Setup of run A:
// mm_gcd
module mm_gcd (
    clock,
    reset,
    a,
    b,
    c,
    start,
    finished
);
input clock;
input reset;
input [31:0] a;
input [31:0] b;
output [31:0] c;
reg [31:0] c;
input start;
output finished;
reg finished;
reg [31:0] y;
reg [31:0] x;
always @(posedge clock) begin: MM_GCD_RTL
    if (reset == 0) begin
        y <= 0;
        x <= 0;
        finished <= 1;
        c <= 0;
    end
    else begin
        if (start) begin
            finished <= 1'b0;
            x <= a;
            y <= b;
        end
        else begin
            if ((y == 0)) begin
                finished <= 1'b1;
                c <= x;
            end
            else if ((x > y)) begin
                x <= (x - y);
            end
            else begin
                y <= (y - x);
            end
        end
    end
end
endmodule
Size: ~97 flip-flops, roughly 0.0086 mm^2 of cells after synthesis.
export LEC_CHECK = 0
export ABC_AREA = 1
export CAP_MARGIN = 15
export CELL_PAD_IN_SITES_GLOBAL_PLACEMENT = 1
export CORE_ASPECT_RATIO = 0.79
export CORE_MARGIN = 3
export CORE_UTILIZATION = 26
export CTS_CLUSTER_SIZE = 30
export GPL_ROUTABILITY_DRIVEN = 0
export GPL_TIMING_DRIVEN = 0
export MAX_ROUTING_LAYER = met5
export MIN_ROUTING_LAYER = met1
export PLACE_DENSITY = 0.61
export SETUP_SLACK_MARGIN = -0.06
export SLEW_MARGIN = 15
export TNS_END_PERCENT = 65
create_clock -name core_clock -period 2.59 [get_ports {clock}]
run.sh (not shown) runs the stock make flow with config.mk's settings and CLKGATE_MAP_FILE=.
## Diff of input files: run B against run A
- SLEW_MARGIN: 15 -> 20
- MAX_ROUTING_LAYER: met5 -> unset
- CTS_CLUSTER_SIZE: 30 -> unset
- CORE_MARGIN: 3 -> 2
- CELL_PAD_IN_SITES_DETAIL_PLACEMENT: unset -> 2
- CELL_PAD_IN_SITES_GLOBAL_PLACEMENT: 1 -> unset
- ABC_AREA: 1 -> unset
- CORE_ASPECT_RATIO: 0.79 -> unset
- MIN_ROUTING_LAYER: met1 -> unset
- TNS_END_PERCENT: 65 -> unset
- SETUP_SLACK_MARGIN: -0.06 -> 1.03
- CORE_UTILIZATION: 26 -> 40
- CAP_MARGIN: 15 -> 20
- PLACE_DENSITY: 0.61 -> unset
- the clock period (ns, I/O delays scaled along): 2.59 -> 6.59
Notes after the runs:
Re total vias in the final route: run B is about 1.6% down on run A. Delta (run B minus run A): first-pass GRT wire length grew by about 20%. Run B vs run A — worst clock skew rose 0.0030 ns. Run B vs. run A: total cell area reported by yosys after synthesis went down by about 12%. Number of fill cells for run B is lower than for run A. Going from run A to run B, die span in y saw a decrease; number of search-and-repair iterations in the first detailed-routing pass saw little to no change; total cells reported by yosys after synthesis saw a decrease.
--- input diff run B..run C ---
- an added PLACE_DENSITY_LB_ADDON of 0.16
- an added TNS_END_PERCENT of 40
- a change of SETUP_SLACK_MARGIN from 1.03 to 1.33
- a change of CELL_PAD_IN_SITES_DETAIL_PLACEMENT from 2 to 1
- an added CTS_CLUSTER_SIZE of 13
### Flow results
Delta (run C minus run B): total number of cells along the worst setup path has decreased; fraction of the core area covered by cells at the end of the flow did not really move; cell count level.
Modified inputs, run D compared to run C
- clearing GPL_ROUTABILITY_DRIVEN, which used to be 0
- clearing TNS_END_PERCENT, which used to be 40
- clearing PLACE_DENSITY_LB_ADDON, which used to be 0.16
- clearing SETUP_SLACK_MARGIN, which used to be 1.33
- clearing GPL_TIMING_DRIVEN, which used to be 0
- clearing CELL_PAD_IN_SITES_DETAIL_PLACEMENT, which used to be 1
- putting ABC_AREA at 1 where nothing was set
- clearing CTS_CLUSTER_SIZE, which used to be 13
- swapping 40 for 56 in CORE_UTILIZATION
- swapping 6.59 for 5.0 in the clock period (ns, I/O delays scaled along)
Run D vs run C: sequential share of layout area down. Run D ended with more total area of multi-input combinational cells than run C. | routed wire length on met3 | higher: run D |.
